==> flow/design.v (excerpt) <==
module pwmblink(
    input  logic clk,
    input  logic rst,
    output logic RGB_R,
    output logic RGB_B,
    output logic RGB_G
);
    parameter CLKMAX = 12000000;  
    logic [31:0] counter;
    logic [8:0] x;  
    logic [7:0] sharktooth;  
    logic [7:0] red;
    logic [7:0] green;
    logic [7:0] blue;
    always_ff @(posedge clk) begin
        if (rst) begin
            counter <= 0;
            x <= 0;
            sharktooth <= 0;
        end else begin
        if (counter >= CLKMAX/360) begin
            counter <= 0;
            if (x >= 359) begin
                x <= 0;
            end
            else begin
                x <= x + 1;
            end
            end
        else begin
            counter <= counter + 1;
        end
        sharktooth <= sharktooth + 1;
        end
    end
    always_comb begin
        if(x < 60) begin
            green = 255*x/60;
            blue = 0;
            red  = 255;
        end else if (x < 120) begin
            green = 255;
            blue = 0;
            red  = 255 - 255*(x-60)/60;
        end else if (x < 180) begin
            green = 255;
            blue = 255*(x-120)/60;
            red  = 0;
        end else if (x < 240) begin
            green = 255 - 255*(x-180)/60;
            blue = 255;
            red  = 0;
        end else if (x < 300) begin
            green = 0;
            blue = 255;
            red  = 255*(x-240)/60;
        end else begin
            green = 0;
            blue = 255 - 255*(x-300)/60;
            red  = 255;
        end
    end
  ...
For scale: about 2,300 cells after synthesis, roughly 49 flip-flops, roughly 0.018 sq mm of cells after synthesis.
Settings: LEC_CHECK=0, CAP_MARGIN=25, CELL_PAD_IN_SITES_DETAIL_PLACEMENT=0, CELL_PAD_IN_SITES_GLOBAL_PLACEMENT=1, CORE_ASPECT_RATIO=1.01, CORE_MARGIN=8, CORE_UTILIZATION=40, CTS_CLUSTER_DIAMETER=269, CTS_CLUSTER_SIZE=55, GPL_TIMING_DRIVEN=1, MAX_ROUTING_LAYER=met4, MIN_ROUTING_LAYER=met2, PLACE_DENSITY_LB_ADDON=0.05, SETUP_SLACK_MARGIN=3.97, SLEW_MARGIN=20, TNS_END_PERCENT=15; clock period 36.2 ns.
run.sh (not shown) runs the stock make flow with config.mk's settings and CLKGATE_MAP_FILE=.
Then changed:
==> flow/config.mk (replaced) <==
export PLATFORM = sky130hd
export DESIGN_NAME = pwmblink
export DESIGN_NICKNAME = pwmblink
export VERILOG_FILES = /design/flow/design.v
export SDC_FILE = /design/flow/constraint.sdc
export NUM_CORES = 4
export LEC_CHECK = 0
export CAP_MARGIN = 20
export CORE_MARGIN = 2
export CORE_UTILIZATION = 72
export SLEW_MARGIN = 20
==> flow/constraint.sdc (replaced) <==
create_clock -name core_clock -period 13.8 [get_ports {clk}]
set_input_delay 2.7600 -clock core_clock [delete_from_list [all_inputs] [get_ports {clk}]]
set_output_delay 2.7600 -clock core_clock [all_outputs]
set_load 0.01 [all_outputs]
The new run failed in clock tree synthesis (4_1_cts).
Die size drops by well over a third.
Synthesized area stays the same.
Synthesized cell count is unchanged.

---

The RTL this note starts from:
==> flow/design.v <==
module pwmblink(
    input  logic clk,
    input  logic rst,
    output logic RGB_R,
    output logic RGB_B,
    output logic RGB_G
);
    parameter CLKMAX = 12000000;  
    logic [31:0] counter;
    logic [8:0] x;  
    logic [7:0] sharktooth;  
    logic [7:0] red;
    logic [7:0] green;
    logic [7:0] blue;
    always_ff @(posedge clk) begin
        if (rst) begin
            counter <= 0;
            x <= 0;
            sharktooth <= 0;
        end else begin
        if (counter >= CLKMAX/360) begin
            counter <= 0;
            if (x >= 359) begin
                x <= 0;
            end
            else begin
                x <= x + 1;
            end
            end
        else begin
            counter <= counter + 1;
        end
        sharktooth <= sharktooth + 1;
        end
    end
    always_comb begin
        if(x < 60) begin
            green = 255*x/60;
            blue = 0;
            red  = 255;
        end else if (x < 120) begin
            green = 255;
            blue = 0;
            red  = 255 - 255*(x-60)/60;
        end else if (x < 180) begin
            green = 255;
            blue = 255*(x-120)/60;
            red  = 0;
        end else if (x < 240) begin
            green = 255 - 255*(x-180)/60;
            blue = 255;
            red  = 0;
        end else if (x < 300) begin
            green = 0;
            blue = 255;
            red  = 255*(x-240)/60;
        end else begin
            green = 0;
            blue = 255 - 255*(x-300)/60;
            red  = 255;
        end
    end
    assign {RGB_R, RGB_G, RGB_B} = {sharktooth < red, sharktooth < green, sharktooth < blue};
endmodule
export LEC_CHECK = 0
export CAP_MARGIN = 20
export CORE_MARGIN = 2
export CORE_UTILIZATION = 70
export CTS_CLUSTER_DIAMETER = 324
export CTS_CLUSTER_SIZE = 32
export HOLD_SLACK_MARGIN = 0.29
export MAX_ROUTING_LAYER = met4
export SETUP_SLACK_MARGIN = 4.54
export SLEW_MARGIN = 20
create_clock -name core_clock -period 31.8 [get_ports {clk}]
==> next run, changes <==
- CAP_MARGIN: 20 -> 5
- CTS_CLUSTER_DIAMETER: 324 -> 341
- CTS_CLUSTER_SIZE: 32 -> not set
- HOLD_SLACK_MARGIN: 0.29 -> not set
- MAX_ROUTING_LAYER: met4 -> not set
- SETUP_SLACK_MARGIN: 4.54 -> not set
- clock period: 31.8 -> 13.8 ns (I/O delays scaled with it)
Now the flow did not get past global routing, error GRT-0116.
Area after synthesis is unchanged.
Die size stays the same.
Synthesized cell count does not change.
==> next run, changes <==
- CAP_MARGIN: 5 -> 20
- CORE_UTILIZATION: 70 -> 40
- CTS_CLUSTER_DIAMETER: 341 -> not set
- clock period: 13.8 -> 40.0 ns (I/O delays scaled with it)
What happened: The new run completed without violations. Synthesized area does not change. Die area goes up by well over a third. Synthesized cell count does not change.
